==> design.v <==
`timescale 1ns / 1ps
module battleship(
input wire clk,
input wire rst,  
input wire ARDUINO_A0,    
input wire ARDUINO_A1,    
input wire ARDUINO_A2,    
input wire ARDUINO_A3,    
output reg ARDUINO_IO0,   
output reg ARDUINO_IO1,   
output reg ARDUINO_IO2,   
output reg ARDUINO_IO6,   
output reg ARDUINO_IO7,   
output reg ARDUINO_IO8,   
output reg ARDUINO_IO9,   
output reg ARDUINO_IO10,  
output reg ARDUINO_IO11,  
output reg ARDUINO_A4,  
output reg ARDUINO_A5,  
output reg PMOD1_D0_P,  
output reg PMOD1_D0_N,  
output reg PMOD1_D1_P,  
output reg PMOD1_D1_N,  
output reg PMOD1_D2_P,  
output reg PMOD1_D2_N,  
output reg PMOD2_D0_P,  
output reg PMOD2_D0_N,  
output reg PMOD2_D1_P,  
output reg PMOD2_D2_P,  
output reg PMOD2_D2_N,  
output reg PMOD2_D3_P,  
output reg ARDUINO_IO3,   
output reg ARDUINO_IO4,   
output reg ARDUINO_IO5    
);
reg makeBoards;
reg make2DArray;
reg [7:0] playerOneBoard [0:2][0:2];     
reg [1:0] a;  
reg [1:0] b;  
reg [7:0] playerOneSHIPSBoard [0:2][0:2];  
reg [1:0] c;  
reg [1:0] d;  
reg [2:0] numShipsP1;
reg [2:0] hitsP1;
reg [7:0] playerTwoBoard [0:2][0:2];  
reg [1:0] e;  
reg [1:0] f;  
reg [7:0] playerTwoSHIPSBoard [0:2][0:2];  
reg [1:0] g;  
reg [1:0] h;  
reg [2:0] numShipsP2;
reg [2:0] hitsP2;
reg [2:0] playerTurn;
integer i, j;  
reg [3:0] nineStates; 
reg [3:0] nineStates2;
reg [5:0] gameLogicState;
reg [2:0] inputRow;  
reg [2:0] inputCol;  
reg [26:0] customCounter;  
reg customClk; 
reg [26:0] oneSecondCounter;  
reg oneSecondClk; 
reg [1:0] turnOnFirstBoard;
reg [1:0] turnOnSecondBoard;
localparam [26:0] DISP_DIV = 27'd24;
localparam [26:0] GAME_DIV = 27'd1249;
wire customTick    = (customCounter == DISP_DIV) && (customClk == 1'b0);
wire oneSecondTick = (oneSecondCounter == GAME_DIV) && (oneSecondClk == 1'b0);
always@(posedge clk)
begin
if (rst)
    begin
        customClk <= 0;
        customCounter <= 0;
    end
else if (customCounter == DISP_DIV)  
    begin
        customClk <= ~customClk;  
        customCounter <= 0;  
    end
else
    begin
        customCounter <= customCounter + 1;  
    end
end
always@(posedge clk)
begin
if (rst)
    begin
        oneSecondClk <= 0;
        oneSecondCounter <= 0;
    end
else if (oneSecondCounter == GAME_DIV)  
    begin
        oneSecondClk <= ~oneSecondClk;  
        oneSecondCounter <= 0;  
    end
else
    begin
        oneSecondCounter <= oneSecondCounter + 1;  
    end
end
always @ (posedge clk)
begin
if (rst)
begin
    gameLogicState = 0;
    inputRow = 0;
    inputCol = 0;
    numShipsP1 = 0;
    hitsP1 = 0;
    numShipsP2 = 0;
    hitsP2 = 0;
    playerTurn = 1;
    turnOnFirstBoard <= 0;
    turnOnSecondBoard <= 0;
    ARDUINO_A4 = 0;
    ARDUINO_A5 = 0;
end
else if (oneSecondTick)
begin
case (gameLogicState) 
0:  
begin
    for (i = 0; i < 3; i = i + 1) begin
        for (j = 0; j < 3; j = j + 1) begin
            playerOneBoard[i][j] <= 1;
            playerOneSHIPSBoard[i][j] <= 1;
            playerTwoBoard[i][j] <= 1;
            playerTwoSHIPSBoard[i][j] <= 1;
        end
    end
    gameLogicState = gameLogicState + 1;
end
1:  
begin
    ARDUINO_A4 = 1;
    ARDUINO_A5 = 0;
    if (ARDUINO_A0 == 0) 
    begin
        if(ARDUINO_A1 == 0)  
        begin
            inputRow = 0;
        end
        else if(ARDUINO_A2 == 0)  
        begin
            inputRow = 1;
        end
        else if(ARDUINO_A3 == 0)  
        begin
            inputRow = 2;
        end
        gameLogicState = gameLogicState + 1;  
   end 
end
2:  
begin
    ARDUINO_A4 = 0;
    ARDUINO_A5 = 1;
    if (ARDUINO_A0 == 0) 
    begin
        if(ARDUINO_A1 == 0 )  
        begin
            inputCol = 0;
        end
        else if(ARDUINO_A2 == 0)  
        begin
            inputCol = 1;
        end
        else if(ARDUINO_A3 == 0)  
        begin
            inputCol = 2;
        end
        gameLogicState = gameLogicState + 1;  
   end 
end
3:  
begin
    playerOneSHIPSBoard[inputRow][inputCol] <= 2;
    numShipsP1 = numShipsP1 + 1;
    if (numShipsP1 == 2) 
    begin
        gameLogicState = 4;  
    end
    else
    begin
        gameLogicState = 1;  
    end
end
4:  
begin
    ARDUINO_A4 = 1;
    ARDUINO_A5 = 0;
    if (ARDUINO_A0 == 0) 
    begin
        if(ARDUINO_A1 == 0)  
        begin
            inputRow = 0;
        end
        else if(ARDUINO_A2 == 0)  
        begin
            inputRow = 1;
        end
        else if(ARDUINO_A3 == 0)  
        begin
            inputRow = 2;
        end
        gameLogicState = gameLogicState + 1;  
   end 
end
5:  
begin
    ARDUINO_A4 = 0;
    ARDUINO_A5 = 1;
    if (ARDUINO_A0 == 0) 
    begin
        if(ARDUINO_A1 == 0 )  
        begin
            inputCol = 0;
        end
        else if(ARDUINO_A2 == 0)  
        begin
            inputCol = 1;
        end
        else if(ARDUINO_A3 == 0)  
        begin
            inputCol = 2;
        end
        gameLogicState = gameLogicState + 1;  
   end 
end
6:  
begin
    if(inputCol == 2)
    begin
        playerOneSHIPSBoard[inputRow][inputCol-1] <= 2;
        playerOneSHIPSBoard[inputRow][inputCol] <= 2;
    end
    else if (inputCol == 1 || inputCol == 0)
    begin
        playerOneSHIPSBoard[inputRow][inputCol] <= 2;
        playerOneSHIPSBoard[inputRow][inputCol+1] <= 2;
    end
    else
    begin
    end
    gameLogicState = 7;
end
7:  
begin
    ARDUINO_A4 = 1;
    ARDUINO_A5 = 0;
    if (ARDUINO_A0 == 0) 
    begin
        if(ARDUINO_A1 == 0)  
        begin
            inputRow = 0;
        end
        else if(ARDUINO_A2 == 0)  
        begin
            inputRow = 1;
        end
        else if(ARDUINO_A3 == 0)  
        begin
            inputRow = 2;
        end
        gameLogicState = gameLogicState + 1;  
   end 
end
8:  
begin
    ARDUINO_A4 = 0;
    ARDUINO_A5 = 1;
    if (ARDUINO_A0 == 0) 
    begin
        if(ARDUINO_A1 == 0 )  
        begin
            inputCol = 0;
        end
        else if(ARDUINO_A2 == 0)  
        begin
            inputCol = 1;
        end
        else if(ARDUINO_A3 == 0)  
        begin
            inputCol = 2;
        end
        gameLogicState = gameLogicState + 1;  
   end 
end
9:  
begin
    playerTwoSHIPSBoard[inputRow][inputCol] <= 2;
    numShipsP2 = numShipsP2 + 1;
    if (numShipsP2 == 2) 
    begin
        gameLogicState = 10;  
    end
    else
    begin
        gameLogicState = 7;  
    end
end
10:  
begin
    ARDUINO_A4 = 1;
    ARDUINO_A5 = 0;
    if (ARDUINO_A0 == 0) 
    begin
        if(ARDUINO_A1 == 0)  
        begin
            inputRow = 0;
        end
        else if(ARDUINO_A2 == 0)  
        begin
            inputRow = 1;
        end
        else if(ARDUINO_A3 == 0)  
        begin
            inputRow = 2;
        end
        gameLogicState = gameLogicState + 1;  
   end 
end
11:  
begin
    ARDUINO_A4 = 0;
    ARDUINO_A5 = 1;
    if (ARDUINO_A0 == 0) 
    begin
        if(ARDUINO_A1 == 0 )  
        begin
            inputCol = 0;
        end
        else if(ARDUINO_A2 == 0)  
        begin
            inputCol = 1;
        end
        else if(ARDUINO_A3 == 0)  
        begin
            inputCol = 2;
        end
        gameLogicState = gameLogicState + 1;  
   end 
end
12:  
begin
    if(inputCol == 2)
    begin
        playerTwoSHIPSBoard[inputRow][inputCol-1] <= 2;
        playerTwoSHIPSBoard[inputRow][inputCol] <= 2;
    end
    else if (inputCol == 1 || inputCol == 0)
    begin
        playerTwoSHIPSBoard[inputRow][inputCol] <= 2;
        playerTwoSHIPSBoard[inputRow][inputCol+1] <= 2;
    end
    else
    begin
    end
    turnOnFirstBoard <= 1;
    turnOnSecondBoard <= 1;
    gameLogicState = 13;
end
13:  
begin
    ARDUINO_A4 = 1;
    ARDUINO_A5 = 0;
    if (ARDUINO_A0 == 0) 
    begin
        if(ARDUINO_A1 == 0)  
        begin
            inputRow = 0;
        end
        else if(ARDUINO_A2 == 0)  
        begin
            inputRow = 1;
        end
        else if(ARDUINO_A3 == 0)  
        begin
            inputRow = 2;
        end
        gameLogicState = gameLogicState + 1;  
   end 
end
14:  
begin
    ARDUINO_A4 = 0;
    ARDUINO_A5 = 1;
    if (ARDUINO_A0 == 0) 
    begin
        if(ARDUINO_A1 == 0 )  
        begin
            inputCol = 0;
        end
        else if(ARDUINO_A2 == 0)  
        begin
            inputCol = 1;
        end
        else if(ARDUINO_A3 == 0)  
        begin
            inputCol = 2;
        end
        gameLogicState = gameLogicState + 1;  
   end 
end
15:  
begin
    if (playerTurn == 1)
    begin
        if (playerOneSHIPSBoard[inputRow][inputCol] == 2 )
        begin
            playerOneBoard[inputRow][inputCol] <= 2; 
            playerTurn = 2;
            hitsP2 = hitsP2 + 1;
        end
        else 
        begin
            playerOneBoard[inputRow][inputCol] <= 3;
            playerTurn = 2;
        end
    end  
    else
    begin
     if (playerTwoSHIPSBoard[inputRow][inputCol] == 2 )
       begin
           playerTwoBoard[inputRow][inputCol] <= 2;
           playerTurn = 1;
           hitsP1 = hitsP1 + 1;
       end
       else 
       begin
           playerTwoBoard[inputRow][inputCol] <= 3;
           playerTurn = 1;
       end
    end
    if(hitsP2 == 4)
    begin
        turnOnFirstBoard <= 0;
        gameLogicState = 16;  
    end
    else if ( hitsP1 == 4)
    begin
        turnOnSecondBoard <= 0;
        gameLogicState = 16;  
    end
    else
    begin
        gameLogicState = 13;  
    end
end
16: 
begin
   ARDUINO_A4 = 0;
   ARDUINO_A5 = 0;
   if (ARDUINO_A1 == 0 && ARDUINO_A3 == 0 && ARDUINO_A2 == 0)
   begin
       a = 0;
       b = 0;
       c = 0;
       d = 0;
       e = 0;
       f = 0;
       g = 0;
       hitsP1 = 0;
       hitsP2 = 0;
       playerTurn = 1;
       turnOnFirstBoard <= 0;
       turnOnSecondBoard <= 0;
       gameLogicState = 0;
   end
end
default:
begin
end
endcase
end  
end  
always @ (posedge clk)
begin
if (rst)
begin
    nineStates <= 1;
    ARDUINO_IO0 = 0; ARDUINO_IO1 = 0; ARDUINO_IO2 = 0;
    ARDUINO_IO3 = 1; ARDUINO_IO4 = 1; ARDUINO_IO5 = 1;
    ARDUINO_IO6 = 0; ARDUINO_IO7 = 0; ARDUINO_IO8 = 0;
    ARDUINO_IO9 = 0; ARDUINO_IO10 = 0; ARDUINO_IO11 = 0;
end
else if (customTick)
begin
if (turnOnFirstBoard == 1)
begin
case (nineStates)
1:    
begin
    if (playerOneBoard[0][0] == 1)  
    begin
        ARDUINO_IO0 = 1;  
        ARDUINO_IO1 = 0;  
        ARDUINO_IO2 = 0;  
        ARDUINO_IO9 = 0;  
        ARDUINO_IO10 = 0;  
        ARDUINO_IO11 = 0;  
        ARDUINO_IO6 = 0;  
        ARDUINO_IO7 = 0;  
        ARDUINO_IO8 = 0;  
        ARDUINO_IO3 = 0;  
        ARDUINO_IO4 = 1; 
        ARDUINO_IO5 = 1;
    end
    else if ( playerOneBoard[0][0] == 3)
    begin
        ARDUINO_IO0 = 0;  
        ARDUINO_IO1 = 0;  
        ARDUINO_IO2 = 0;  
        ARDUINO_IO9 = 1;  
        ARDUINO_IO10 = 0;  
        ARDUINO_IO11 = 0;  
        ARDUINO_IO6 = 0;  
        ARDUINO_IO7 = 0;  
        ARDUINO_IO8 = 0;  
        ARDUINO_IO3 = 0;  
        ARDUINO_IO4 = 1; 
        ARDUINO_IO5 = 1;
    end
    else if ( playerOneBoard[0][0] == 2)
    begin
        ARDUINO_IO0 = 0;  
        ARDUINO_IO1 = 0;  
        ARDUINO_IO2 = 0;  
        ARDUINO_IO9 = 0;  
        ARDUINO_IO10 = 0;  
        ARDUINO_IO11 = 0;  
        ARDUINO_IO6 = 1;  
        ARDUINO_IO7 = 0;  
        ARDUINO_IO8 = 0;  
        ARDUINO_IO3 = 0;  
        ARDUINO_IO4 = 1; 
        ARDUINO_IO5 = 1;
    end
    else  
    begin
        ARDUINO_IO0 = 0;  
        ARDUINO_IO1 = 0;  
        ARDUINO_IO2 = 0;  
        ARDUINO_IO9 = 0;  
        ARDUINO_IO10 = 0;  
        ARDUINO_IO11 = 0;  
        ARDUINO_IO6 = 0;  
        ARDUINO_IO7 = 0;  
        ARDUINO_IO8 = 0;  
        ARDUINO_IO3 = 1;  
        ARDUINO_IO4 = 1; 
        ARDUINO_IO5 = 1;
       end
end
2:  
begin
    if (playerOneBoard[0][1] == 1)  
    begin
        ARDUINO_IO0 = 0;  
        ARDUINO_IO1 = 1;  
        ARDUINO_IO2 = 0;  
        ARDUINO_IO9 = 0;  
        ARDUINO_IO10 = 0;  
        ARDUINO_IO11 = 0;  
        ARDUINO_IO6 = 0;  
        ARDUINO_IO7 = 0;  
        ARDUINO_IO8 = 0;  
        ARDUINO_IO3 = 0;  
        ARDUINO_IO4 = 1; 
        ARDUINO_IO5 = 1;
    end
    else if ( playerOneBoard[0][1] == 2)
    begin
        ARDUINO_IO0 = 0;  
        ARDUINO_IO1 = 0;  
        ARDUINO_IO2 = 0;  
        ARDUINO_IO9 = 0;  
        ARDUINO_IO10 = 0;  
        ARDUINO_IO11 = 0;  
        ARDUINO_IO6 = 0;  
        ARDUINO_IO7 = 1;  
        ARDUINO_IO8 = 0;  
        ARDUINO_IO3 = 0;  
        ARDUINO_IO4 = 1; 
        ARDUINO_IO5 = 1;
    end
    else if ( playerOneBoard[0][1] == 3)
    begin
        ARDUINO_IO0 = 0;  
        ARDUINO_IO1 = 0;  
        ARDUINO_IO2 = 0;  
        ARDUINO_IO9 = 0;  
        ARDUINO_IO10 = 1;  
        ARDUINO_IO11 = 0;  
        ARDUINO_IO6 = 0;  
        ARDUINO_IO7 = 0;  
        ARDUINO_IO8 = 0;  
        ARDUINO_IO3 = 0;  
        ARDUINO_IO4 = 1; 
        ARDUINO_IO5 = 1;
    end
    else  
    begin
        ARDUINO_IO0 = 0;  
        ARDUINO_IO1 = 0;  
        ARDUINO_IO2 = 0;  
        ARDUINO_IO9 = 0;  
        ARDUINO_IO10 = 0;  
        ARDUINO_IO11 = 0;  
        ARDUINO_IO6 = 0;  
        ARDUINO_IO7 = 0;  
        ARDUINO_IO8 = 0;  
        ARDUINO_IO3 = 1;  
        ARDUINO_IO4 = 1; 
        ARDUINO_IO5 = 1;
       end
end
3:  
begin
    if (playerOneBoard[0][2] == 1)  
    begin
        ARDUINO_IO0 = 0;  
        ARDUINO_IO1 = 0;  
        ARDUINO_IO2 = 1;  
        ARDUINO_IO9 = 0;  
        ARDUINO_IO10 = 0;  
        ARDUINO_IO11 = 0;  
        ARDUINO_IO6 = 0;  
        ARDUINO_IO7 = 0;  
        ARDUINO_IO8 = 0;  
        ARDUINO_IO3 = 0;  
        ARDUINO_IO4 = 1; 
        ARDUINO_IO5 = 1;
    end
    else if ( playerOneBoard[0][2] == 2)
    begin
        ARDUINO_IO0 = 0;  
        ARDUINO_IO1 = 0;  
        ARDUINO_IO2 = 0;  
        ARDUINO_IO9 = 0;  
        ARDUINO_IO10 = 0;  
        ARDUINO_IO11 = 0;  
        ARDUINO_IO6 = 0;  
        ARDUINO_IO7 = 0;  
        ARDUINO_IO8 = 1;  
        ARDUINO_IO3 = 0;  
        ARDUINO_IO4 = 1; 
        ARDUINO_IO5 = 1;
    end
    else if ( playerOneBoard[0][2] == 3)
    begin
        ARDUINO_IO0 = 0;  
        ARDUINO_IO1 = 0;  
        ARDUINO_IO2 = 0;  
        ARDUINO_IO9 = 0;  
        ARDUINO_IO10 = 0;  
        ARDUINO_IO11 = 1;  
        ARDUINO_IO6 = 0;  
        ARDUINO_IO7 = 0;  
        ARDUINO_IO8 = 0;  
        ARDUINO_IO3 = 0;  
        ARDUINO_IO4 = 1; 
        ARDUINO_IO5 = 1;
    end
    else  
    begin
        ARDUINO_IO0 = 0;  
        ARDUINO_IO1 = 0;  
        ARDUINO_IO2 = 0;  
        ARDUINO_IO9 = 0;  
        ARDUINO_IO10 = 0;  
        ARDUINO_IO11 = 0;  
        ARDUINO_IO6 = 0;  
        ARDUINO_IO7 = 0;  
        ARDUINO_IO8 = 0;  
        ARDUINO_IO3 = 1;  
        ARDUINO_IO4 = 1; 
        ARDUINO_IO5 = 1;
       end
end
4:  
begin
    if (playerOneBoard[1][0] == 1)  
    begin
        ARDUINO_IO0 = 1;  
        ARDUINO_IO1 = 0;  
        ARDUINO_IO2 = 0;  
        ARDUINO_IO9 = 0;  
        ARDUINO_IO10 = 0;  
        ARDUINO_IO11 = 0;  
        ARDUINO_IO6 = 0;  
        ARDUINO_IO7 = 0;  
        ARDUINO_IO8 = 0;  
        ARDUINO_IO3 = 1;  
        ARDUINO_IO4 = 0; 
        ARDUINO_IO5 = 1;
    end
    else if ( playerOneBoard[1][0] == 2)
    begin
        ARDUINO_IO0 = 0;  
        ARDUINO_IO1 = 0;  
        ARDUINO_IO2 = 0;  
        ARDUINO_IO9 = 0;  
        ARDUINO_IO10 = 0;  
        ARDUINO_IO11 = 0;  
        ARDUINO_IO6 = 1;  
        ARDUINO_IO7 = 0;  
        ARDUINO_IO8 = 0;  
        ARDUINO_IO3 = 1; 
        ARDUINO_IO4 = 0; 
        ARDUINO_IO5 = 1;
    end
    else if ( playerOneBoard[1][0] == 3)
    begin
        ARDUINO_IO0 = 0;  
        ARDUINO_IO1 = 0;  
        ARDUINO_IO2 = 0;  
        ARDUINO_IO9 = 1;  
        ARDUINO_IO10 = 0;  
        ARDUINO_IO11 = 0;  
        ARDUINO_IO6 = 0;  
        ARDUINO_IO7 = 0;  
        ARDUINO_IO8 = 0;  
        ARDUINO_IO3 = 1; 
        ARDUINO_IO4 = 0;  
        ARDUINO_IO5 = 1;
    end
    else  
    begin
        ARDUINO_IO0 = 0;  
        ARDUINO_IO1 = 0;  
        ARDUINO_IO2 = 0;  
        ARDUINO_IO9 = 0;  
        ARDUINO_IO10 = 0;  
        ARDUINO_IO11 = 0;  
        ARDUINO_IO6 = 0;  
        ARDUINO_IO7 = 0;  
        ARDUINO_IO8 = 0;  
        ARDUINO_IO3 = 1;  
        ARDUINO_IO4 = 1; 
        ARDUINO_IO5 = 1;
       end
end
5:  
begin
    if (playerOneBoard[1][1] == 1)  
    begin
        ARDUINO_IO0 = 0;  
        ARDUINO_IO1 = 1;  
        ARDUINO_IO2 = 0;  
        ARDUINO_IO9 = 0;  
        ARDUINO_IO10 = 0;  
        ARDUINO_IO11 = 0;  
        ARDUINO_IO6 = 0;  
        ARDUINO_IO7 = 0;  
        ARDUINO_IO8 = 0;  
        ARDUINO_IO3 = 1; 
        ARDUINO_IO4 = 0;  
        ARDUINO_IO5 = 1;
    end
    else if ( playerOneBoard[1][1] == 2)
    begin
        ARDUINO_IO0 = 0;  
        ARDUINO_IO1 = 0;  
        ARDUINO_IO2 = 0;  
        ARDUINO_IO9 = 0;  
        ARDUINO_IO10 = 0;  
        ARDUINO_IO11 = 0;  
        ARDUINO_IO6 = 0;  
        ARDUINO_IO7 = 1;  
        ARDUINO_IO8 = 0;  
        ARDUINO_IO3 = 1; 
        ARDUINO_IO4 = 0; 
        ARDUINO_IO5 = 1;
    end
    else if ( playerOneBoard[1][1] == 3)
    begin
        ARDUINO_IO0 = 0;  
        ARDUINO_IO1 = 0;  
        ARDUINO_IO2 = 0;  
        ARDUINO_IO9 = 0;  
        ARDUINO_IO10 = 1;  
        ARDUINO_IO11 = 0;  
        ARDUINO_IO6 = 0;  
        ARDUINO_IO7 = 0;  
        ARDUINO_IO8 = 0;  
        ARDUINO_IO3 = 1; 
        ARDUINO_IO4 = 0;  
        ARDUINO_IO5 = 1;
    end
    else  
    begin
        ARDUINO_IO0 = 0;  
        ARDUINO_IO1 = 0;  
        ARDUINO_IO2 = 0;  
        ARDUINO_IO9 = 0;  
        ARDUINO_IO10 = 0;  
        ARDUINO_IO11 = 0;  
        ARDUINO_IO6 = 0;  
        ARDUINO_IO7 = 0;  
        ARDUINO_IO8 = 0;  
        ARDUINO_IO3 = 1;  
        ARDUINO_IO4 = 1; 
        ARDUINO_IO5 = 1;
       end
end
6:  
begin
    if (playerOneBoard[1][2] == 1)  
    begin
        ARDUINO_IO0 = 0;  
        ARDUINO_IO1 = 0;  
        ARDUINO_IO2 = 1;  
        ARDUINO_IO9 = 0;  
        ARDUINO_IO10 = 0;  
        ARDUINO_IO11 = 0;  
        ARDUINO_IO6 = 0;  
        ARDUINO_IO7 = 0;  
        ARDUINO_IO8 = 0;  
        ARDUINO_IO3 = 1; 
        ARDUINO_IO4 = 0;  
        ARDUINO_IO5 = 1;
    end
    else if ( playerOneBoard[1][2] == 2)
    begin
        ARDUINO_IO0 = 0;  
        ARDUINO_IO1 = 0;  
        ARDUINO_IO2 = 0;  
        ARDUINO_IO9 = 0;  
        ARDUINO_IO10 = 0;  
        ARDUINO_IO11 = 0;  
        ARDUINO_IO6 = 0;  
        ARDUINO_IO7 = 0;  
        ARDUINO_IO8 = 1;  
        ARDUINO_IO3 = 1;  
        ARDUINO_IO4 = 0; 
        ARDUINO_IO5 = 1;
    end
    else if ( playerOneBoard[1][2] == 3)
    begin
        ARDUINO_IO0 = 0;  
        ARDUINO_IO1 = 0;  
        ARDUINO_IO2 = 0;  
        ARDUINO_IO9 = 0;  
        ARDUINO_IO10 = 0;  
        ARDUINO_IO11 = 1;  
        ARDUINO_IO6 = 0;  
        ARDUINO_IO7 = 0;  
        ARDUINO_IO8 = 0;  
        ARDUINO_IO3 = 1; 
        ARDUINO_IO4 = 0;  
        ARDUINO_IO5 = 1;
    end
    else  
    begin
        ARDUINO_IO0 = 0;  
        ARDUINO_IO1 = 0;  
        ARDUINO_IO2 = 0;  
        ARDUINO_IO9 = 0;  
        ARDUINO_IO10 = 0;  
        ARDUINO_IO11 = 0;  
        ARDUINO_IO6 = 0;  
        ARDUINO_IO7 = 0;  
        ARDUINO_IO8 = 0;  
        ARDUINO_IO3 = 1;  
        ARDUINO_IO4 = 1; 
        ARDUINO_IO5 = 1;
       end
end
7:  
begin
    if (playerOneBoard[2][0] == 1)  
    begin
        ARDUINO_IO0 = 1;  
        ARDUINO_IO1 = 0;  
        ARDUINO_IO2 = 0;  
        ARDUINO_IO9 = 0;  
        ARDUINO_IO10 = 0;  
        ARDUINO_IO11 = 0;  
        ARDUINO_IO6 = 0;  
        ARDUINO_IO7 = 0;  
        ARDUINO_IO8 = 0;  
        ARDUINO_IO3 = 1; 
        ARDUINO_IO4 = 1; 
        ARDUINO_IO5 = 0;  
    end
    else if ( playerOneBoard[2][0] == 2)
    begin
        ARDUINO_IO0 = 0;  
        ARDUINO_IO1 = 0;  
        ARDUINO_IO2 = 0;  
        ARDUINO_IO9 = 0;  
        ARDUINO_IO10 = 0;  
        ARDUINO_IO11 = 0;  
        ARDUINO_IO6 = 1;  
        ARDUINO_IO7 = 0;  
        ARDUINO_IO8 = 0;  
        ARDUINO_IO3 = 1; 
        ARDUINO_IO4 = 1; 
        ARDUINO_IO5 = 0;
    end
    else if ( playerOneBoard[2][0] == 3)
    begin
        ARDUINO_IO0 = 0;  
        ARDUINO_IO1 = 0;  
        ARDUINO_IO2 = 0;  
        ARDUINO_IO9 = 1;  
        ARDUINO_IO10 = 0;  
        ARDUINO_IO11 = 0;  
        ARDUINO_IO6 = 0;  
        ARDUINO_IO7 = 0;  
        ARDUINO_IO8 = 0;  
        ARDUINO_IO3 = 1; 
        ARDUINO_IO4 = 1; 
        ARDUINO_IO5 = 0;  
    end
    else  
    begin
        ARDUINO_IO0 = 0;  
        ARDUINO_IO1 = 0;  
        ARDUINO_IO2 = 0;  
        ARDUINO_IO9 = 0;  
        ARDUINO_IO10 = 0;  
        ARDUINO_IO11 = 0;  
        ARDUINO_IO6 = 0;  
        ARDUINO_IO7 = 0;  
        ARDUINO_IO8 = 0;  
        ARDUINO_IO3 = 1;  
        ARDUINO_IO4 = 1; 
        ARDUINO_IO5 = 1;
       end
end
8:  
begin
    if (playerOneBoard[2][1] == 1)  
    begin
        ARDUINO_IO0 = 0;  
        ARDUINO_IO1 = 1;  
        ARDUINO_IO2 = 0;  
        ARDUINO_IO9 = 0;  
        ARDUINO_IO10 = 0;  
        ARDUINO_IO11 = 0;  
        ARDUINO_IO6 = 0;  
        ARDUINO_IO7 = 0;  
        ARDUINO_IO8 = 0;  
        ARDUINO_IO3 = 1; 
        ARDUINO_IO4 = 1; 
        ARDUINO_IO5 = 0;  
    end
    else if ( playerOneBoard[2][1] == 2)
    begin
        ARDUINO_IO0 = 0;  
        ARDUINO_IO1 = 0;  
        ARDUINO_IO2 = 0;  
        ARDUINO_IO9 = 0;  
        ARDUINO_IO10 = 0;  
        ARDUINO_IO11 = 0;  
        ARDUINO_IO6 = 0;  
        ARDUINO_IO7 = 1;  
        ARDUINO_IO8 = 0;  
        ARDUINO_IO3 = 1; 
        ARDUINO_IO4 = 1; 
        ARDUINO_IO5 = 0;
    end
    else if ( playerOneBoard[2][1] == 3)
    begin
        ARDUINO_IO0 = 0;  
        ARDUINO_IO1 = 0;  
        ARDUINO_IO2 = 0;  
        ARDUINO_IO9 = 0;  
        ARDUINO_IO10 = 1;  
        ARDUINO_IO11 = 0;  
        ARDUINO_IO6 = 0;  
        ARDUINO_IO7 = 0;  
        ARDUINO_IO8 = 0;  
        ARDUINO_IO3 = 1; 
        ARDUINO_IO4 = 1; 
        ARDUINO_IO5 = 0;  
    end
    else  
    begin
        ARDUINO_IO0 = 0;  
        ARDUINO_IO1 = 0;  
        ARDUINO_IO2 = 0;  
        ARDUINO_IO9 = 0;  
        ARDUINO_IO10 = 0;  
        ARDUINO_IO11 = 0;  
        ARDUINO_IO6 = 0;  
        ARDUINO_IO7 = 0;  
        ARDUINO_IO8 = 0;  
        ARDUINO_IO3 = 1;  
        ARDUINO_IO4 = 1; 
        ARDUINO_IO5 = 1;
       end
end
9:  
begin
    if (playerOneBoard[2][2] == 1)  
    begin
        ARDUINO_IO0 = 0;  
        ARDUINO_IO1 = 0;  
        ARDUINO_IO2 = 1;  
        ARDUINO_IO9 = 0;  
        ARDUINO_IO10 = 0;  
        ARDUINO_IO11 = 0;  
        ARDUINO_IO6 = 0;  
        ARDUINO_IO7 = 0;  
        ARDUINO_IO8 = 0;  
        ARDUINO_IO3 = 1; 
        ARDUINO_IO4 = 1; 
        ARDUINO_IO5 = 0;  
    end
    else if ( playerOneBoard[2][2] == 2)
    begin
        ARDUINO_IO0 = 0;  
        ARDUINO_IO1 = 0;  
        ARDUINO_IO2 = 0;  
        ARDUINO_IO9 = 0;  
        ARDUINO_IO10 = 0;  
        ARDUINO_IO11 = 0;  
        ARDUINO_IO6 = 0;  
        ARDUINO_IO7 = 0;  
        ARDUINO_IO8 = 1;  
        ARDUINO_IO3 = 1; 
        ARDUINO_IO4 = 1; 
        ARDUINO_IO5 = 0;
    end
    else if ( playerOneBoard[2][2] == 3)
    begin
        ARDUINO_IO0 = 0;  
        ARDUINO_IO1 = 0;  
        ARDUINO_IO2 = 0;  
        ARDUINO_IO9 = 0;  
        ARDUINO_IO10 = 0;  
        ARDUINO_IO11 = 1;  
        ARDUINO_IO6 = 0;  
        ARDUINO_IO7 = 0;  
        ARDUINO_IO8 = 0;  
        ARDUINO_IO3 = 1; 
        ARDUINO_IO4 = 1; 
        ARDUINO_IO5 = 0;  
    end
    else  
    begin
        ARDUINO_IO0 = 0;  
        ARDUINO_IO1 = 0;  
        ARDUINO_IO2 = 0;  
        ARDUINO_IO9 = 0;  
        ARDUINO_IO10 = 0;  
        ARDUINO_IO11 = 0;  
        ARDUINO_IO6 = 0;  
        ARDUINO_IO7 = 0;  
        ARDUINO_IO8 = 0;  
        ARDUINO_IO3 = 1;  
        ARDUINO_IO4 = 1; 
        ARDUINO_IO5 = 1;
       end
end
default:  
begin
    ARDUINO_IO0 = 0;    
    ARDUINO_IO1 = 0;    
    ARDUINO_IO2 = 0;     
    ARDUINO_IO3 = 1;    
    ARDUINO_IO4 = 1;   
    ARDUINO_IO5 = 1;    
    ARDUINO_IO9 = 0;  
    ARDUINO_IO10 = 0;  
    ARDUINO_IO11 = 0;  
    ARDUINO_IO6 = 0;  
    ARDUINO_IO7 = 0;  
    ARDUINO_IO8 = 0;  
end
endcase
end  
nineStates <= nineStates + 1;
if (nineStates >= 10 )
begin
    nineStates <= 1;
end
end  
end  
always @ (posedge clk)
begin
if (rst)
begin
    nineStates2 <= 1;
    PMOD1_D0_P = 0; PMOD1_D0_N = 0; PMOD1_D1_P = 0;
    PMOD1_D1_N = 0; PMOD1_D2_P = 0; PMOD1_D2_N = 0;
    PMOD2_D0_P = 0; PMOD2_D0_N = 0; PMOD2_D1_P = 0;
    PMOD2_D2_P = 1; PMOD2_D2_N = 1; PMOD2_D3_P = 1;
end
else if (customTick)
begin
if (turnOnSecondBoard == 1)
begin
case (nineStates2)
1:    
begin
    if (playerTwoBoard[0][0] == 1)  
    begin
        PMOD1_D1_N = 1;  
        PMOD1_D2_P = 0;  
        PMOD1_D2_N = 0;  
        PMOD1_D0_P = 0;  
        PMOD1_D0_N = 0;  
        PMOD1_D1_P = 0;  
        PMOD2_D0_P = 0;  
        PMOD2_D0_N = 0;  
        PMOD2_D1_P = 0;  
        PMOD2_D2_P = 0;  
        PMOD2_D2_N = 1; 
        PMOD2_D3_P = 1;
    end
    else if ( playerTwoBoard[0][0] == 3)
    begin
        PMOD1_D1_N = 0;  
        PMOD1_D2_P = 0;  
        PMOD1_D2_N = 0;  
        PMOD1_D0_P = 1;  
        PMOD1_D0_N = 0;  
        PMOD1_D1_P = 0;  
        PMOD2_D0_P = 0;  
        PMOD2_D0_N = 0;  
        PMOD2_D1_P = 0;  
        PMOD2_D2_P = 0;  
        PMOD2_D2_N = 1; 
        PMOD2_D3_P = 1;
    end
    else if ( playerTwoBoard[0][0] == 2)
    begin
        PMOD1_D1_N = 0;  
        PMOD1_D2_P = 0;  
        PMOD1_D2_N = 0;  
        PMOD1_D0_P = 0;  
        PMOD1_D0_N = 0;  
        PMOD1_D1_P = 0;  
        PMOD2_D0_P = 1;  
        PMOD2_D0_N = 0;  
        PMOD2_D1_P = 0;  
        PMOD2_D2_P = 0;  
        PMOD2_D2_N = 1; 
        PMOD2_D3_P = 1;
    end
    else  
    begin
        PMOD1_D1_N = 0;  
        PMOD1_D2_P = 0;  
        PMOD1_D2_N = 0;  
        PMOD1_D0_P = 0;  
        PMOD1_D0_N = 0;  
        PMOD1_D1_P = 0;  
        PMOD2_D0_P = 0;  
        PMOD2_D0_N = 0;  
        PMOD2_D1_P = 0;  
        PMOD2_D2_P = 1;  
        PMOD2_D2_N = 1; 
        PMOD2_D3_P = 1;
       end
end
2:  
begin
    if (playerTwoBoard[0][1] == 1)  
    begin
        PMOD1_D1_N = 0;  
        PMOD1_D2_P = 1;  
        PMOD1_D2_N = 0;  
        PMOD1_D0_P = 0;  
        PMOD1_D0_N = 0;  
        PMOD1_D1_P = 0;  
        PMOD2_D0_P = 0;  
        PMOD2_D0_N = 0;  
        PMOD2_D1_P = 0;  
        PMOD2_D2_P = 0;  
        PMOD2_D2_N = 1; 
        PMOD2_D3_P = 1;
    end
    else if ( playerTwoBoard[0][1] == 2)
    begin
        PMOD1_D1_N = 0;  
        PMOD1_D2_P = 0;  
        PMOD1_D2_N = 0;  
        PMOD1_D0_P = 0;  
        PMOD1_D0_N = 0;  
        PMOD1_D1_P = 0;  
        PMOD2_D0_P = 0;  
        PMOD2_D0_N = 1;  
        PMOD2_D1_P = 0;  
        PMOD2_D2_P = 0;  
        PMOD2_D2_N = 1; 
        PMOD2_D3_P = 1;
    end
    else if ( playerTwoBoard[0][1] == 3)
    begin
        PMOD1_D1_N = 0;  
        PMOD1_D2_P = 0;  
        PMOD1_D2_N = 0;  
        PMOD1_D0_P = 0;  
        PMOD1_D0_N = 1;  
        PMOD1_D1_P = 0;  
        PMOD2_D0_P = 0;  
        PMOD2_D0_N = 0;  
        PMOD2_D1_P = 0;  
        PMOD2_D2_P = 0;  
        PMOD2_D2_N = 1; 
        PMOD2_D3_P = 1;
    end
    else  
    begin
        PMOD1_D1_N = 0;  
        PMOD1_D2_P = 0;  
        PMOD1_D2_N = 0;  
        PMOD1_D0_P = 0;  
        PMOD1_D0_N = 0;  
        PMOD1_D1_P = 0;  
        PMOD2_D0_P = 0;  
        PMOD2_D0_N = 0;  
        PMOD2_D1_P = 0;  
        PMOD2_D2_P = 1;  
        PMOD2_D2_N = 1; 
        PMOD2_D3_P = 1;
       end
end
3:  
begin
    if (playerTwoBoard[0][2] == 1)  
    begin
        PMOD1_D1_N = 0;  
        PMOD1_D2_P = 0;  
        PMOD1_D2_N = 1;  
        PMOD1_D0_P = 0;  
        PMOD1_D0_N = 0;  
        PMOD1_D1_P = 0;  
        PMOD2_D0_P = 0;  
        PMOD2_D0_N = 0;  
        PMOD2_D1_P = 0;  
        PMOD2_D2_P = 0;  
        PMOD2_D2_N = 1; 
        PMOD2_D3_P = 1;
    end
    else if ( playerTwoBoard[0][2] == 2)
    begin
        PMOD1_D1_N = 0;  
        PMOD1_D2_P = 0;  
        PMOD1_D2_N = 0;  
        PMOD1_D0_P = 0;  
        PMOD1_D0_N = 0;  
        PMOD1_D1_P = 0;  
        PMOD2_D0_P = 0;  
        PMOD2_D0_N = 0;  
        PMOD2_D1_P = 1;  
        PMOD2_D2_P = 0;  
        PMOD2_D2_N = 1; 
        PMOD2_D3_P = 1;
    end
    else if ( playerTwoBoard[0][2] == 3)
    begin
        PMOD1_D1_N = 0;  
        PMOD1_D2_P = 0;  
        PMOD1_D2_N = 0;  
        PMOD1_D0_P = 0;  
        PMOD1_D0_N = 0;  
        PMOD1_D1_P = 1;  
        PMOD2_D0_P = 0;  
        PMOD2_D0_N = 0;  
        PMOD2_D1_P = 0;  
        PMOD2_D2_P = 0;  
        PMOD2_D2_N = 1; 
        PMOD2_D3_P = 1;
    end
    else  
    begin
        PMOD1_D1_N = 0;  
        PMOD1_D2_P = 0;  
        PMOD1_D2_N = 0;  
        PMOD1_D0_P = 0;  
        PMOD1_D0_N = 0;  
        PMOD1_D1_P = 0;  
        PMOD2_D0_P = 0;  
        PMOD2_D0_N = 0;  
        PMOD2_D1_P = 0;  
       PMOD2_D2_P = 1;  
       PMOD2_D2_N = 1; 
       PMOD2_D3_P = 1;
       end
end
4:  
begin
    if (playerTwoBoard[1][0] == 1)  
    begin
        PMOD1_D1_N = 1;  
        PMOD1_D2_P = 0;  
        PMOD1_D2_N = 0;  
        PMOD1_D0_P = 0;  
        PMOD1_D0_N = 0;  
        PMOD1_D1_P = 0;  
        PMOD2_D0_P = 0;  
        PMOD2_D0_N = 0;  
        PMOD2_D1_P = 0;  
        PMOD2_D2_P = 1;  
        PMOD2_D2_N = 0; 
        PMOD2_D3_P = 1;
    end
    else if ( playerTwoBoard[1][0] == 2)
    begin
        PMOD1_D1_N = 0;  
        PMOD1_D2_P = 0;  
        PMOD1_D2_N = 0;  
        PMOD1_D0_P = 0;  
        PMOD1_D0_N = 0;  
        PMOD1_D1_P = 0;  
        PMOD2_D0_P = 1;  
        PMOD2_D0_N = 0;  
        PMOD2_D1_P = 0;  
        PMOD2_D2_P = 1;  
        PMOD2_D2_N = 0; 
        PMOD2_D3_P = 1;
    end
    else if ( playerTwoBoard[1][0] == 3)
    begin
        PMOD1_D1_N = 0;  
        PMOD1_D2_P = 0;  
        PMOD1_D2_N = 0;  
        PMOD1_D0_P = 1;  
        PMOD1_D0_N = 0;  
        PMOD1_D1_P = 0;  
        PMOD2_D0_P = 0;  
        PMOD2_D0_N = 0;  
        PMOD2_D1_P = 0;  
        PMOD2_D2_P = 1;  
        PMOD2_D2_N = 0; 
        PMOD2_D3_P = 1;
    end
    else  
    begin
        PMOD1_D1_N = 0;  
        PMOD1_D2_P = 0;  
        PMOD1_D2_N = 0;  
        PMOD1_D0_P = 0;  
        PMOD1_D0_N = 0;  
        PMOD1_D1_P = 0;  
        PMOD2_D0_P = 0;  
        PMOD2_D0_N = 0;  
        PMOD2_D1_P = 0;  
        PMOD2_D2_P = 1;  
        PMOD2_D2_N = 1; 
        PMOD2_D3_P = 1;
       end
end
5:  
begin
    if (playerTwoBoard[1][1] == 1)  
    begin
        PMOD1_D1_N = 0;  
        PMOD1_D2_P = 1;  
        PMOD1_D2_N = 0;  
        PMOD1_D0_P = 0;  
        PMOD1_D0_N = 0;  
        PMOD1_D1_P = 0;  
        PMOD2_D0_P = 0;  
        PMOD2_D0_N = 0;  
        PMOD2_D1_P = 0;  
        PMOD2_D2_P = 1;  
        PMOD2_D2_N = 0; 
        PMOD2_D3_P = 1;
    end
    else if ( playerTwoBoard[1][1] == 2)
    begin
        PMOD1_D1_N = 0;  
        PMOD1_D2_P = 0;  
        PMOD1_D2_N = 0;  
        PMOD1_D0_P = 0;  
        PMOD1_D0_N = 0;  
        PMOD1_D1_P = 0;  
        PMOD2_D0_P = 0;  
        PMOD2_D0_N = 1;  
        PMOD2_D1_P = 0;  
        PMOD2_D2_P = 1;  
        PMOD2_D2_N = 0; 
        PMOD2_D3_P = 1;
    end
    else if ( playerTwoBoard[1][1] == 3)
    begin
        PMOD1_D1_N = 0;  
        PMOD1_D2_P = 0;  
        PMOD1_D2_N = 0;  
        PMOD1_D0_P = 0;  
        PMOD1_D0_N = 1;  
        PMOD1_D1_P = 0;  
        PMOD2_D0_P = 0;  
        PMOD2_D0_N = 0;  
        PMOD2_D1_P = 0;  
        PMOD2_D2_P = 1;  
        PMOD2_D2_N = 0; 
        PMOD2_D3_P = 1;
    end
    else  
    begin
        PMOD1_D1_N = 0;  
        PMOD1_D2_P = 0;  
        PMOD1_D2_N = 0;  
        PMOD1_D0_P = 0;  
        PMOD1_D0_N = 0;  
        PMOD1_D1_P = 0;  
        PMOD2_D0_P = 0;  
        PMOD2_D0_N = 0;  
        PMOD2_D1_P = 0;  
        PMOD2_D2_P = 1; 
        PMOD2_D2_N = 1; 
        PMOD2_D3_P = 1;
       end
end
6:  
begin
    if (playerTwoBoard[1][2] == 1)  
    begin
        PMOD1_D1_N = 0;  
        PMOD1_D2_P = 0;  
        PMOD1_D2_N = 1;  
        PMOD1_D0_P = 0;  
        PMOD1_D0_N = 0;  
        PMOD1_D1_P = 0;  
        PMOD2_D0_P = 0;  
        PMOD2_D0_N = 0;  
        PMOD2_D1_P = 0;  
        PMOD2_D2_P = 1;  
        PMOD2_D2_N = 0; 
        PMOD2_D3_P = 1;
    end
    else if ( playerTwoBoard[1][2] == 2)
    begin
        PMOD1_D1_N = 0;  
        PMOD1_D2_P = 0;  
        PMOD1_D2_N = 0;  
        PMOD1_D0_P = 0;  
        PMOD1_D0_N = 0;  
        PMOD1_D1_P = 0;  
        PMOD2_D0_P = 0;  
        PMOD2_D0_N = 0;  
        PMOD2_D1_P = 1;  
        PMOD2_D2_P = 1;  
        PMOD2_D2_N = 0; 
        PMOD2_D3_P = 1;
    end
    else if ( playerTwoBoard[1][2] == 3)
    begin
        PMOD1_D1_N = 0;  
        PMOD1_D2_P = 0;  
        PMOD1_D2_N = 0;  
        PMOD1_D0_P = 0;  
        PMOD1_D0_N = 0;  
        PMOD1_D1_P = 1;  
        PMOD2_D0_P = 0;  
        PMOD2_D0_N = 0;  
        PMOD2_D1_P = 0;  
        PMOD2_D2_P = 1;  
        PMOD2_D2_N = 0; 
        PMOD2_D3_P = 1;
    end
    else  
    begin
        PMOD1_D1_N = 0;  
        PMOD1_D2_P = 0;  
        PMOD1_D2_N = 0;  
        PMOD1_D0_P = 0;  
        PMOD1_D0_N = 0;  
        PMOD1_D1_P = 0;  
        PMOD2_D0_P = 0;  
        PMOD2_D0_N = 0;  
        PMOD2_D1_P = 0;  
        PMOD2_D2_P = 1;  
        PMOD2_D2_N = 1; 
        PMOD2_D3_P = 1;
       end
end
7:  
begin
    if (playerTwoBoard[2][0] == 1)  
    begin
        PMOD1_D1_N = 1;  
        PMOD1_D2_P = 0;  
        PMOD1_D2_N = 0;  
        PMOD1_D0_P = 0;  
        PMOD1_D0_N = 0;  
        PMOD1_D1_P = 0;  
        PMOD2_D0_P = 0;  
        PMOD2_D0_N = 0;  
        PMOD2_D1_P = 0;  
        PMOD2_D2_P = 1;  
        PMOD2_D2_N = 1; 
        PMOD2_D3_P = 0; 
    end
    else if ( playerTwoBoard[2][0] == 2)
    begin
        PMOD1_D1_N = 0;  
        PMOD1_D2_P = 0;  
        PMOD1_D2_N = 0;  
        PMOD1_D0_P = 0;  
        PMOD1_D0_N = 0;  
        PMOD1_D1_P = 0;  
        PMOD2_D0_P = 1;  
        PMOD2_D0_N = 0;  
        PMOD2_D1_P = 0;  
        PMOD2_D2_P = 1;  
        PMOD2_D2_N = 1; 
        PMOD2_D3_P = 0;
    end
    else if ( playerTwoBoard[2][0] == 3)
    begin
        PMOD1_D1_N = 0;  
        PMOD1_D2_P = 0;  
        PMOD1_D2_N = 0;  
        PMOD1_D0_P = 1;  
        PMOD1_D0_N = 0;  
        PMOD1_D1_P = 0;  
        PMOD2_D0_P = 0;  
        PMOD2_D0_N = 0;  
        PMOD2_D1_P = 0;  
        PMOD2_D2_P = 1;  
        PMOD2_D2_N = 1; 
        PMOD2_D3_P = 0;
    end
    else  
    begin
        PMOD1_D1_N = 0;  
        PMOD1_D2_P = 0;  
        PMOD1_D2_N = 0;  
        PMOD1_D0_P = 0;  
        PMOD1_D0_N = 0;  
        PMOD1_D1_P = 0;  
        PMOD2_D0_P = 0;  
        PMOD2_D0_N = 0;  
        PMOD2_D1_P = 0;  
        PMOD2_D2_P = 1;  
        PMOD2_D2_N = 1; 
        PMOD2_D3_P = 1;
       end
end
8:  
begin
    if (playerTwoBoard[2][1] == 1)  
    begin
        PMOD1_D1_N = 0;  
        PMOD1_D2_P = 1;  
        PMOD1_D2_N = 0;  
        PMOD1_D0_P = 0;  
        PMOD1_D0_N = 0;  
        PMOD1_D1_P = 0;  
        PMOD2_D0_P = 0;  
        PMOD2_D0_N = 0;  
        PMOD2_D1_P = 0;  
        PMOD2_D2_P = 1;  
        PMOD2_D2_N = 1; 
        PMOD2_D3_P = 0;
    end
    else if ( playerTwoBoard[2][1] == 2)
    begin
        PMOD1_D1_N = 0;  
        PMOD1_D2_P = 0;  
        PMOD1_D2_N = 0;  
        PMOD1_D0_P = 0;  
        PMOD1_D0_N = 0;  
        PMOD1_D1_P = 0;  
        PMOD2_D0_P = 0;  
        PMOD2_D0_N = 1;  
        PMOD2_D1_P = 0;  
        PMOD2_D2_P = 1;  
        PMOD2_D2_N = 1; 
        PMOD2_D3_P = 0;
    end
    else if ( playerTwoBoard[2][1] == 3)
    begin
        PMOD1_D1_N = 0;  
        PMOD1_D2_P = 0;  
        PMOD1_D2_N = 0;  
        PMOD1_D0_P = 0;  
        PMOD1_D0_N = 1;  
        PMOD1_D1_P = 0;  
        PMOD2_D0_P = 0;  
        PMOD2_D0_N = 0;  
        PMOD2_D1_P = 0;  
        PMOD2_D2_P = 1;  
        PMOD2_D2_N = 1; 
        PMOD2_D3_P = 0;
    end
    else  
    begin
        PMOD1_D1_N = 0;  
        PMOD1_D2_P = 0;  
        PMOD1_D2_N = 0;  
        PMOD1_D0_P = 0;  
        PMOD1_D0_N = 0;  
        PMOD1_D1_P = 0;  
        PMOD2_D0_P = 0;  
        PMOD2_D0_N = 0;  
        PMOD2_D1_P = 0;  
        PMOD2_D2_P = 1;  
        PMOD2_D2_N = 1; 
        PMOD2_D3_P = 1;
       end
end
9:  
begin
    if (playerTwoBoard[2][2] == 1)  
    begin
        PMOD1_D1_N = 0;  
        PMOD1_D2_P = 0;  
        PMOD1_D2_N = 1;  
        PMOD1_D0_P = 0;  
        PMOD1_D0_N = 0;  
        PMOD1_D1_P = 0;  
        PMOD2_D0_P = 0;  
        PMOD2_D0_N = 0;  
        PMOD2_D1_P = 0;  
        PMOD2_D2_P = 1;  
        PMOD2_D2_N = 1; 
        PMOD2_D3_P = 0;
    end
    else if ( playerTwoBoard[2][2] == 2)
    begin
        PMOD1_D1_N = 0;  
        PMOD1_D2_P = 0;  
        PMOD1_D2_N = 0;  
        PMOD1_D0_P = 0;  
        PMOD1_D0_N = 0;  
        PMOD1_D1_P = 0;  
        PMOD2_D0_P = 0;  
        PMOD2_D0_N = 0;  
        PMOD2_D1_P = 1;  
        PMOD2_D2_P = 1;  
        PMOD2_D2_N = 1; 
        PMOD2_D3_P = 0;
    end
    else if ( playerTwoBoard[2][2] == 3)
    begin
        PMOD1_D1_N = 0;  
        PMOD1_D2_P = 0;  
        PMOD1_D2_N = 0;  
        PMOD1_D0_P = 0;  
        PMOD1_D0_N = 0;  
        PMOD1_D1_P = 1;  
        PMOD2_D0_P = 0;  
        PMOD2_D0_N = 0;  
        PMOD2_D1_P = 0;  
        PMOD2_D2_P = 1;  
        PMOD2_D2_N = 1; 
        PMOD2_D3_P = 0;
    end
    else  
    begin
        PMOD1_D1_N = 0;  
        PMOD1_D2_P = 0;  
        PMOD1_D2_N = 0;  
        PMOD1_D0_P = 0;  
        PMOD1_D0_N = 0;  
        PMOD1_D1_P = 0;  
        PMOD2_D0_P = 0;  
        PMOD2_D0_N = 0;  
        PMOD2_D1_P = 0;  
        PMOD2_D2_P = 1;  
        PMOD2_D2_N = 1; 
        PMOD2_D3_P = 0;
       end
end
default:  
begin
    PMOD1_D1_N = 0;  
    PMOD1_D2_P = 0;  
    PMOD1_D2_N = 0;  
    PMOD2_D2_P = 1;  
    PMOD2_D2_N = 1;  
    PMOD2_D3_P = 1;  
    PMOD1_D0_P = 0;  
    PMOD1_D0_N = 0;  
    PMOD1_D1_P = 0;  
    PMOD2_D0_P = 0;  
    PMOD2_D0_N = 0;  
    PMOD2_D1_P = 0;  
end
endcase
end
nineStates2 <= nineStates2 + 1;
if (nineStates2 >= 10 )
begin
    nineStates2 <= 1;
end
end  
end  
endmodule 
==> run.sh <==
#!/bin/bash
# the make line also repeats each setting of config.mk as NAME=value (left out here)
make -C /OpenROAD-flow-scripts/flow DESIGN_CONFIG=/design/flow/config.mk WORK_HOME=/design/flow/orfs CLKGATE_MAP_FILE= finish
==> config.mk <==
export PLATFORM = sky130hd
export DESIGN_NAME = battleship
export DESIGN_NICKNAME = battleship
export VERILOG_FILES = /design/flow/design.v
export SDC_FILE = /design/flow/constraint.sdc
export NUM_CORES = 4
export LEC_CHECK = 0
export ABC_AREA = 1
export CAP_MARGIN = 40
export CORE_MARGIN = 2
export CORE_UTILIZATION = 72
export CTS_CLUSTER_SIZE = 15
export PLACE_DENSITY = 0.35
export SETUP_SLACK_MARGIN = 0.93
export SLEW_MARGIN = 20
==> constraint.sdc <==
create_clock -name core_clock -period 3.15 [get_ports {clk}]
set_input_delay 0.6300 -clock core_clock [delete_from_list [all_inputs] [get_ports {clk}]]
set_output_delay 0.6300 -clock core_clock [all_outputs]
set_load 0.01 [all_outputs]
==> Flow_metrics.wiki, run 1 <==
== Metrics ==
{| class="wikitable"
! Metric !! Value
|-
| Most repeated cell in the gate-level netlist after synthesis || sky130_fd_sc_hd__nand2_1
|-
| Overall Global Routing Usage || 76.2%
|-
| Post-synth ARST share || 0%
|-
| Init Core Util || 74.2%
|-
| Floorplan net count || 1549
|-
| Maximum level of the CTS H-tree || 4
|-
| Die area || 0.0154 sq mm
|-
| Flops after synth || 188
|-
| Maximum buffer depth of the clock tree || 2
|-
| First error || [ERROR GRT-0232] Routing congestion too high. Check the congestion heatmap in the GUI.
|-
| Post-synth top area cell || sky130_fd_sc_hd__dfxtp_1
|-
| Number of cells in the yosys synthesis report || 1509
|-
| Die Y || 124 um
|-
| Number of ports placed on the die boundary || 32
|-
| Portion of synthesized cell area occupied by the leading cell type || 32.8%
|-
| Width of the chip || 124 um
|-
| # rows || 43
|-
| Number of buffers created by CTS || 17
|-
| Synthesized cell area || 0.0104 sq mm
|-
| Synth warnings || 1
|-
| Register area share after synthesis || 38.0%
|-
| Compound-gate portion of the synthesized area || 11.9%
|-
| Port buffer count || 31
|-
| Post-Syn Instances || 1509
|-
| Outcome || stopped before the end
|-
| Final GP Congestion || 0.951
|-
| Dominant Register Cell || sky130_fd_sc_hd__dfxtp_1
|-
| Core outline area || 0.0140 sq mm
|-
| Count of flip-flops with a built-in enable after synthesis || 18
|-
| Clk Tree Root Cell || sky130_fd_sc_hd__clkbuf_16
|-
| Main logic family || simple AND/OR/NAND/NOR gates
|-
| Fraction of synthesized cell area in xor and xnor cells || 1.86%
|-
| Post-synth area hogs || sky130_fd_sc_hd__dfxtp_1 33%, sky130_fd_sc_hd__nand2_1 11%, sky130_fd_sc_hd__inv_1 8.9%
|-
| Most instantiated cells after synthesis || 306 x sky130_fd_sc_hd__nand2_1, 246 x sky130_fd_sc_hd__inv_1, 217 x sky130_fd_sc_hd__nor2_1, 170 x sky130_fd_sc_hd__dfxtp_1, 92 x sky130_fd_sc_hd__nand3_1
|-
| Estimated wirelength of the detail-placed design || 19.3 mm
|-
| Syn avg cell area || 6.88 sq um
|-
| FA/HA/MAJ Cells, Area Fraction || 4.39%
|-
| Multiplexer fraction of the synthesized cell area || 0%
|-
| Total grt overflow || 106
|-
| Post-CTS Hold Fix Bufs || 0
|-
| Post-Synth Simple-Gate Area || 33.6%
|-
| Worst setup slack after placement || 132 ps
|-
| CTS sink count || 188
|-
| Last stage the flow got to || 5_1_grt
|-
| Distinct lib cells used || 52
|-
| Synthesis area per yosys || 0.0104 sq mm
|}
[metrics by stage]
step / cell area [sq um] / hold slack [ps] / cells / power, mW
detailed placement: 11000 / 443 / 1711 / 2.66
floorplan: 10500 / 424 / 1509 / 2.62
global placement: 11000 / 438 / 1711 / 2.66
CTS: 12400 / 448 / 1790 / 4.73
[routing by layer]
layer / GRT usage, % / overflow
met2: 95.4 / 58
met5: 4.86 / 0
met3: 57.2 / 3
met1: 75.4 / 1
met4: 82.4 / 44
[timing repair]
action                                  4_1_cts
pin swaps                                    37
endpoints found under the setup margin      141
resized                                     127
buffers inserted                             47
gates cloned                                  1
==> inputs of run 2 (changes only) <==
Settings changed: CAP_MARGIN 40 to 35, CTS_CLUSTER_DIAMETER set to 303, CTS_CLUSTER_SIZE 15 to unset, PLACE_DENSITY 0.35 to unset, SETUP_SLACK_MARGIN 0.93 to unset.
Clock period 3.15 ns to 3.08 ns, I/O delays scaled along.
==> Flow_metrics.wiki, run 2 <==
=== Synthesis and place and route ===
{| class="wikitable"
! Metric !! Value
|-
| Worst setup slack after placement || -59.2 ps (-191 ps)
|-
| Worst reg-to-reg setup slack || 70 ps
|-
| Critical path destination || gameLogicState[3]
|-
| Data arrival, critical path || 3350 ps
|-
| Post-Synth Simple-Gate Area || 33.6% (unchanged)
|-
| Init Core Util || 74.2% (unchanged)
|-
| HP Start || gameLogicState[5]
|-
| Distinct lib cells used || 52 (unchanged)
|-
| Type of element capturing the critical path || flip-flop
|-
| Stage-log warning count || 49
|-
| Iteration-0 DRC count of the detailed router || 823
|-
| Register area share after synthesis || 38.0% (unchanged)
|-
| Clock network power || 2.11 mW
|-
| Nets || 1605
|-
| Compound-gate portion of the synthesized area || 11.9% (unchanged)
|-
| Sequential group power || 2.53 mW
|-
| Clock Power Share || 44.1%
|-
| Maximum buffer depth of the clock tree || 2 (unchanged)
|-
| Post-Syn Instances || 1509 (unchanged)
|-
| Portion of total power attributed to sequential cells || 52.9%
|-
| Multiplexer fraction of the synthesized cell area || 0% (unchanged)
|-
| Later-pin clock latency in the skew report || 450 ps
|-
| Die area || 0.0154 sq mm (unchanged)
|-
| Data required time of the worst path || 3420 ps
|-
| Worst-path clk slew || 70 ps
|-
| Clk Tree Root Cell || sky130_fd_sc_hd__clkbuf_16
|-
| RR Endpoint || gameLogicState[3]
|-
| Number of cells in the yosys synthesis report || 1509 (unchanged)
|-
| Critical path startpoint || inputRow[2]
|-
| Number of antenna violations at the first check in global routing || 0
|-
| Synthesis area per yosys || 0.0104 sq mm (unchanged)
|-
| Overall Global Routing Usage || 34.4%
|-
| Startpoint Class || flip-flop
|-
| Pin count of the biggest net entering global routing || 46
|-
| Slowest Stage Delay on Critical Path || 700 ps
|-
| Outcome || timing/DRC/antenna clean
|-
| Number of vias in the routed layout || 10200
|-
| Comb pwr share || 3.1%
|-
| Area Overhead vs Synth || 12.9%
|-
| Number of max-slew violations in the final report || 0
|-
| Reg2reg path depth || 19
|-
| Switching share of total power || 22.5%
|-
| Count of endpoints failing hold in the final timing report || 0
|-
| Timing-limited maximum frequency || 0.332 GHz
|-
| Net load switching power || 1.08 mW
|-
| Total grt overflow || 0
|-
| Minimum period implied by the final worst setup slack || 3010 ps
|-
| PD cells || 408 mW/mm^2
|-
| Number of antenna diodes || 0
|-
| Avg WL per Cell || 14.7 um
|-
| Post-route DRC violation count || 0
|-
| Highest routed metal layer || met4
|-
| Post-synth ARST share || 0% (unchanged)
|-
| Flops after synth || 188 (unchanged)
|-
| Avg Vias per Cell || 5.81
|-
| Number of ports placed on the die boundary || 32 (unchanged)
|-
| Total stage count of the critical path || 19
|-
| Dpl cells || 1723 (+0.70%)
|-
| Crit path buf inv count || 4
|-
| Actual transition at the worst max-transition pin || 649 ps
|-
| Floorplan net count || 1549 (unchanged)
|-
| Syn avg cell area || 6.88 sq um (unchanged)
|-
| Synthesized cell area || 0.0104 sq mm (unchanged)
|-
| Die Y || 124 um (unchanged)
|-
| Final GP Congestion || 0.988 (+3.9%)
|-
| Portion of synthesized cell area occupied by the leading cell type || 32.8% (unchanged)
|-
| Port buffer count || 31 (unchanged)
|-
| Clock Skews || 9.96 ps
|-
| Wire length on met2 || 12.3 mm
|-
| Number of maximum-capacitance constraint violations || 0
|-
| Startpoint of the lowest-slack register-to-register path || inputRow[2]
|-
| Most instantiated cells after synthesis || 306 x sky130_fd_sc_hd__nand2_1, 246 x sky130_fd_sc_hd__inv_1, 217 x sky130_fd_sc_hd__nor2_1, 170 x sky130_fd_sc_hd__dfxtp_1, 92 x sky130_fd_sc_hd__nand3_1
|-
| Highest ir drop seen on vdd || 0.408 mV
|-
| Sum of negative setup slack || 0 ps
|-
| Critical Setup Path Class || reg2reg
|-
| Number of nets still failing antenna checks after routing || 0
|-
| Core outline area || 0.0140 sq mm (unchanged)
|-
| End point of the worst hold path || gameLogicState[5]
|-
| Total routed wirelength || 25.9 mm
|-
| # rows || 43 (unchanged)
|-
| Synth warnings || 1 (unchanged)
|-
| Number of instances on the worst hold path || 2
|-
| Count of flip-flops with a built-in enable after synthesis || 18 (unchanged)
|-
| Chain of cells forming the critical path || buf_6, ha_2, inv_1, fa_2, inv_4, nor2_4, nand2_2, nor2_1, nor2_1, nor2_1, nand2_2, nand3_2, nand2_2, nand2_2, nand3_2, nand3_2, nand3_1, o21ai_1, inv_1
|-
| Worst-path fanout max || 7
|-
| Final std cells w/o fill || 1758
|-
| Path class of the lowest-slack min-delay path || reg2reg
|-
| Estimated wirelength of the detail-placed design || 18.5 mm (-4.3%)
|-
| Met1 WL || 10.6 mm
|-
| Dominant Register Cell || sky130_fd_sc_hd__dfxtp_1
|-
| Relative slew margins || 56.6%
|-
| Post-route clock period utilization || 97.7%
|-
| Fraction of synthesized cell area in xor and xnor cells || 1.86% (unchanged)
|-
| Detailed route wirelength on metal3 || 1.79 mm
|-
| Most repeated cell in the gate-level netlist after synthesis || sky130_fd_sc_hd__nand2_1
|-
| Post-synth area hogs || sky130_fd_sc_hd__dfxtp_1 33%, sky130_fd_sc_hd__nand2_1 11%, sky130_fd_sc_hd__inv_1 8.9%
|-
| CTS sink count || 188 (unchanged)
|-
| Main logic family || simple AND/OR/NAND/NOR gates
|-
| Cell occurring most often along the worst timing path || sky130_fd_sc_hd__nand2_2
|-
| Post-synth top area cell || sky130_fd_sc_hd__dfxtp_1
|-
| Internal power of the cells || 3.71 mW
|-
| Maximum level of the CTS H-tree || 4 (unchanged)
|-
| Number of buffers created by CTS || 17 (unchanged)
|-
| Width of the chip || 124 um (unchanged)
|-
| FA/HA/MAJ Cells, Area Fraction || 4.39% (unchanged)
|-
| CTS tree || done
|-
| RSZ-0062 raised after global routing || yes
|-
| DR pass1 iterations || 9
|-
| Number of global-route vias before repair || 9336
|-
| CP max stage cell || sky130_fd_sc_hd__fa_2
|-
| Leakage power || 5.26 nW
|-
| Final number of setup-violating endpoints || 0
|-
| Power consumed by combinational cells || 0.146 mW
|-
| Top power group || sequential cells
|-
| Final setup slack of the worst path || 72.1 ps
|-
| Family with the most delay on the worst path || simple AND/OR/NAND/NOR gates
|-
| Final worst hold slack || 455 ps
|-
| Global-route wire length before repair || 41.9 mm
|}
[run 2: metal layers]
| layer | vias to the layer above | GRT usage, % |
|---|---|---|
| met5 | - | 0 |
| met4 | 0 | 16.9 |
| met3 | 108 | 6.96 |
| met2 | 489 | 58.4 |
| met1 | 4612 | 41.5 |
| li1 | 4998 | - |
[run 2: through the flow]
step	power, mW	util, %	cell area [sq um]
6_report	4.79	83.8	11700
5_1_grt	4.91	83.8	11700
4_1_cts	4.78	82.7	11600
3_5_place_dp	2.72	78.7	11000
3_3_place_gp	2.72	78.7	11000
2_1_floorplan	2.67	-	10400
[run 2: layout make-up]
type                       count  area, sq um
clock buffer                  22          464
tap                          180          225
sequential                   188         3950
clock inverter                10         88.8
inverter                     253          957
fill                         932         2270
timing repair buffer          62          542
multi-input combinational   1043         5500
[run 2: what timing repair did]
action	4_1_cts	5_1_grt
pin swaps	1	17
setup buffers	0	3
resized	3	40
hold buffers	0	0
setup endpoints to repair	16	41
==> inputs of run 3 (changes only) <==
Settings changed: ABC_AREA 1 to unset, CAP_MARGIN 35 to 20, CELL_PAD_IN_SITES_GLOBAL_PLACEMENT set to 2, CORE_UTILIZATION 72 to 52, CTS_CLUSTER_DIAMETER 303 to 395, CTS_CLUSTER_SIZE set to 45, MAX_ROUTING_LAYER set to met4, MIN_ROUTING_LAYER set to met1, PLACE_DENSITY set to 0.83, SETUP_SLACK_MARGIN set to 1.26.
Clock period 3.08 ns to 4.6 ns, I/O delays scaled along.
==> Flow_metrics.wiki, run 3 <==
=== Synthesis and place and route ===
{| class="wikitable"
! Metric !! Value
|-
| Outcome || timing/DRC/antenna clean
|-
| Worst-path fanout max || 4 (-3)
|-
| Slowest Stage Delay on Critical Path || 560 ps (-140 ps)
|-
| Flops after synth || 188 (unchanged)
|-
| Number of vias in the routed layout || 8075 (-21%)
|-
| Count of endpoints failing hold in the final timing report || 0 (unchanged)
|-
| Data arrival, critical path || 3920 ps (+570 ps)
|-
| Actual transition at the worst max-transition pin || 736 ps (+87.2 ps)
|-
| Met1 WL || 11.0 mm (+3.2%)
|-
| RSZ-0062 raised after global routing || yes
|-
| Top power group || sequential cells
|-
| Avg WL per Cell || 15.7 um (+6.5%)
|-
| Number of buffers created by CTS || 17 (unchanged)
|-
| Synthesis area per yosys || 0.00964 sq mm (-7.1%)
|-
| Pin count of the biggest net entering global routing || 30 (-35%)
|-
| Comb pwr share || 2.1% (-1.0 points)
|-
| Iteration-0 DRC count of the detailed router || 515 (-37%)
|-
| Number of nets still failing antenna checks after routing || 0 (unchanged)
|-
| Internal power of the cells || 2.46 mW (-34%)
|-
| Final setup slack of the worst path || 1060 ps (+985 ps)
|-
| Syn avg cell area || 8.28 sq um (+20%)
|-
| Init Core Util || 53.3% (-21 points)
|-
| Estimated wirelength of the detail-placed design || 16.0 mm (-13%)
|-
| Nets || 1234 (-23%)
|-
| Number of maximum-capacitance constraint violations || 0 (unchanged)
|-
| Portion of total power attributed to sequential cells || 52.3% (-0.6 points)
|-
| Total stage count of the critical path || 13 (-6)
|-
| Sequential group power || 1.67 mW (-34%)
|-
| Highest ir drop seen on vdd || 0.282 mV (-31%)
|-
| Sum of negative setup slack || 0 ps (unchanged)
|-
| # rows || 49 (+14%)
|-
| Number of cells in the yosys synthesis report || 1165 (-23%)
|-
| Fraction of synthesized cell area in xor and xnor cells || 6.08% (+4.2 points)
|-
| Post-synth ARST share || 0% (unchanged)
|-
| HP Start || playerOneSHIPSBoard[8][1]
|-
| Global-route wire length before repair || 37.8 mm (-9.8%)
|-
| Distinct lib cells used || 77 (+48%)
|-
| Multiplexer fraction of the synthesized cell area || 2.02% (+2.0 points)
|-
| Number of antenna violations at the first check in global routing || 0 (unchanged)
|-
| Post-route clock period utilization || 77.0% (-21 points)
|-
| Stage-log warning count || 53 (+8.2%)
|-
| Leakage power || 4.14 nW (-21%)
|-
| Wire length on met2 || 10.5 mm (-15%)
|-
| CTS tree || done
|-
| Count of flip-flops with a built-in enable after synthesis || 18 (unchanged)
|-
| DR pass1 iterations || 5 (-4)
|-
| Clock Power Share || 45.7% (+1.6 points)
|-
| Reg2reg path depth || 13 (-6)
|-
| Number of antenna diodes || 0 (unchanged)
|-
| Later-pin clock latency in the skew report || 440 ps (about the same)
|-
| Clock Skews || 13.0 ps (+3.05 ps)
|-
| RR Endpoint || playerTwoSHIPSBoard[1][1]
|-
| Die Y || 140 um (+13%)
|-
| Critical path startpoint || inputCol[1]
|-
| Final GP Congestion || 0.903 (-8.6%)
|-
| Worst-path clk slew || 80 ps (about the same)
|-
| Worst setup slack after placement || 791 ps (+850 ps)
|-
| Dominant Register Cell || sky130_fd_sc_hd__dfxtp_1
|-
| PD cells || 288 mW/mm^2 (-29%)
|-
| Final worst hold slack || 457 ps (+1.90 ps)
|-
| Timing-limited maximum frequency || 0.282 GHz (-15%)
|-
| Clk Tree Root Cell || sky130_fd_sc_hd__clkbuf_16
|-
| CP max stage cell || sky130_fd_sc_hd__fa_1
|-
| Width of the chip || 140 um (+13%)
|-
| End point of the worst hold path || playerOneSHIPSBoard[8][1]
|-
| Number of global-route vias before repair || 7539 (-19%)
|-
| Overall Global Routing Usage || 24.2% (-10 points)
|-
| Core outline area || 0.0181 sq mm (+29%)
|-
| Number of ports placed on the die boundary || 32 (unchanged)
|-
| Number of max-slew violations in the final report || 0 (unchanged)
|-
| Main logic family || simple AND/OR/NAND/NOR gates
|}
-- run 3: area by class of cell --
type	count	area, sq um	area share, %
Inverter	41	158	1.42
Multi-Input combinational cell	882	5550	49.9
Clock buffer	18	429	3.86
Tap cell	229	287	2.58
Timing Repair Buffer	64	591	5.31
Sequential cell	188	3950	35.5
Clock inverter	14	148	1.33
-- run 3: metrics by stage --
step	power [mW]	std cells	util [%]
2_1_floorplan	1.75	1165	-
3_3_place_gp	1.77	1383	56.0
3_5_place_dp	1.78	1383	56.0
4_1_cts	3.22	1424	60.4
5_1_grt	3.31	1436	61.4
6_report	3.20	1436	61.4
-- run 3: timing repair --
action	in CTS	in global routing
setup endpoints to repair	62	57
gates resized	33	19
buffers inserted	9	12
endpoints found under the hold margin	0	0
hold buffers	0	0
pin swaps	12	7
-- run 3: per-layer routing --
metal,global-route usage [%],up-vias
li1,-,4167
met1,32.6,3742
met5,-,-
met4,5.53,0
met2,38.2,142
met3,4.34,24
Power figures rest on the tool's default switching activity, not on a simulated workload.
